==> run a: inputs <==
==> flow/design.v <==
`timescale 1ns / 1ps
module pid_controller(
    input  logic        clk,
    input  logic        rst_n,
    input  logic [15:0] setpoint,
    input  logic [15:0] feedback,
    input  logic [15:0] Kp,
    input  logic [15:0] Ki,
    input  logic [15:0] Kd,
    input  logic [15:0] clk_prescaler,
    output logic [15:0] control_signal
);
    logic signed [16:0]  error_s;         
    logic signed [16:0]  prev_error_s;
    logic signed [31:0]  integral_s;      
    logic signed [31:0]  derivative_s;
    logic [15:0] clk_divider;
    logic        sampling_flag;
    logic signed [31:0] kp_mul, ki_mul;
    logic signed [31:0] kd_mul;
    logic signed [31:0] control_calc;
    always_ff @(posedge clk or negedge rst_n) begin
        if (!rst_n) begin
            clk_divider    <= 16'h0000;
            sampling_flag  <= 1'b0;
        end else if (clk_divider == clk_prescaler) begin
            clk_divider    <= 16'h0000;
            sampling_flag  <= 1'b1;
        end else begin
            clk_divider    <= clk_divider + 16'd1;
            sampling_flag  <= 1'b0;
        end
    end
    always_comb begin
        error_s = $signed({1'b0, setpoint}) - $signed({1'b0, feedback});
        kp_mul = $signed({1'b0, Kp}) * error_s;
        ki_mul = $signed({1'b0, Ki}) * error_s;
        kd_mul = $signed({1'b0, Kd}) * (error_s - prev_error_s);
        control_calc = kp_mul + integral_s + kd_mul;
    end
    always_ff @(posedge clk or negedge rst_n) begin
        if (!rst_n) begin
            prev_error_s   <= '0;
            integral_s     <= '0;
            derivative_s   <= '0;
            control_signal <= 16'h0000;
        end else if (sampling_flag) begin
            integral_s   <= integral_s + ki_mul;
            derivative_s <= kd_mul;
            control_signal <= control_calc[15:0];
            prev_error_s <= error_s;
        end
    end
endmodule
`timescale 1ns/1ps
module top (
  input  logic        clk,
  input  logic        rst_n,
  input  logic [15:0] setpoint,
  input  logic [15:0] feedback,
  input  logic [15:0] Kp,
  input  logic [15:0] Ki,
  input  logic [15:0] Kd,
  input  logic [15:0] clk_prescaler,
  output logic [15:0] control_signal
);
  pid_controller u_dut (
    .clk(clk),
    .rst_n(rst_n),
    .setpoint(setpoint),
    .feedback(feedback),
    .Kp(Kp),
    .Ki(Ki),
    .Kd(Kd),
    .clk_prescaler(clk_prescaler),
    .control_signal(control_signal)
  );
endmodule
==> flow/run.sh <==
#!/bin/bash
# the make line also repeats each setting of config.mk as NAME=value (left out here)
make -C /OpenROAD-flow-scripts/flow DESIGN_CONFIG=/design/flow/config.mk WORK_HOME=/design/flow/orfs CLKGATE_MAP_FILE= finish
==> flow/config.mk <==
export PLATFORM = sky130hd
export DESIGN_NAME = top
export DESIGN_NICKNAME = top
export VERILOG_FILES = /design/flow/design.v
export SDC_FILE = /design/flow/constraint.sdc
export NUM_CORES = 4
export LEC_CHECK = 0
export ABC_AREA = 0
export CAP_MARGIN = 20
export CORE_MARGIN = 2
export CORE_UTILIZATION = 70
export CTS_CLUSTER_DIAMETER = 354
export CTS_CLUSTER_SIZE = 15
export SETUP_SLACK_MARGIN = -0.4
export SLEW_MARGIN = 20
==> flow/constraint.sdc <==
create_clock -name core_clock -period 5.35 [get_ports {clk}]
set_input_delay 1.0700 -clock core_clock [delete_from_list [all_inputs] [get_ports {clk}]]
set_output_delay 1.0700 -clock core_clock [all_outputs]
set_load 0.01 [all_outputs]
==> run b (differences from run a) <==
==> flow/config.mk (replaced) <==
export PLATFORM = sky130hd
export DESIGN_NAME = top
export DESIGN_NICKNAME = top
export VERILOG_FILES = /design/flow/design.v
export SDC_FILE = /design/flow/constraint.sdc
export NUM_CORES = 4
export LEC_CHECK = 0
export CAP_MARGIN = 15
export CORE_MARGIN = 2
export CORE_UTILIZATION = 68
export CTS_CLUSTER_SIZE = 21
export SETUP_SLACK_MARGIN = -0.5
export SLEW_MARGIN = 20
==> flow/constraint.sdc (replaced) <==
create_clock -name core_clock -period 5.3 [get_ports {clk}]
set_input_delay 1.0600 -clock core_clock [delete_from_list [all_inputs] [get_ports {clk}]]
set_output_delay 1.0600 -clock core_clock [all_outputs]
set_load 0.01 [all_outputs]
==> run c (differences from run a) <==
==> flow/config.mk (replaced) <==
export PLATFORM = sky130hd
export DESIGN_NAME = top
export DESIGN_NICKNAME = top
export VERILOG_FILES = /design/flow/design.v
export SDC_FILE = /design/flow/constraint.sdc
export NUM_CORES = 4
export LEC_CHECK = 0
export ABC_AREA = 1
export CAP_MARGIN = 20
export CORE_MARGIN = 2
export CORE_UTILIZATION = 70
export CTS_CLUSTER_DIAMETER = 354
export CTS_CLUSTER_SIZE = 15
export MAX_ROUTING_LAYER = met4
export SLEW_MARGIN = 20
==> flow/constraint.sdc (replaced) <==
create_clock -name core_clock -period 5.38 [get_ports {clk}]
set_input_delay 1.0760 -clock core_clock [delete_from_list [all_inputs] [get_ports {clk}]]
set_output_delay 1.0760 -clock core_clock [all_outputs]
set_load 0.01 [all_outputs]
==> results <==
	run b	run a	run c
Area occupied by registers	1630 um^2	1630 um^2	-
Number of design-rule violations left by the first detailed-router iteration	1687	2883	-
Floorplan die area	26200 um^2	25400 um^2	26900 um^2
Total DRC errors in the routed layout	0	0	-
Mux cell area share after synthesis	0.0121	0.0121	0
Cell count of the worst reg-to-reg path	31	36	-
Std-Cell Core Area	24400 um^2	23600 um^2	25200 um^2
Max Clock Skew	0.0108 ns	0.0199 ns	-
Syn nets	2442	2442	3001
Final std cells w/o fill	2517	2533	-
Vias per inst	6.11	6.83	-
Data arrival time of the critical path	10.53 ns	11.13 ns	-
CTS tree	built	built	-
Yosys adder share	0.491	0.491	0.463
Share of synthesized area occupied by flip-flops and latches	0.0961	0.0961	0.0906
XOR/XNOR share of the synthesized area	0.0944	0.0944	0.0395
Share of the clock period used by the worst path	1.94	2.03	-
Leading cell kind	logic gates	logic gates	-
Result of the run	complete, but fails checks	complete, but fails checks	stopped before the end
Stage where the flow stopped	-	-	global routing
Layout check failures	negative setup slack	negative setup slack	-
Register-to-register setup slack	-3.75 ns	-4.19 ns	-
Area taken by multi-input logic gates	15100 um^2	15100 um^2	-
Fraction of area in registers	0.0731	0.0724	-
Post-route antenna net violation count	0	0	-
Overall via count from detail_route	15372	17307	-
Startpoint of the tightest hold check path	u_dut.control_signal[11]	u_dut.control_signal[6]	-
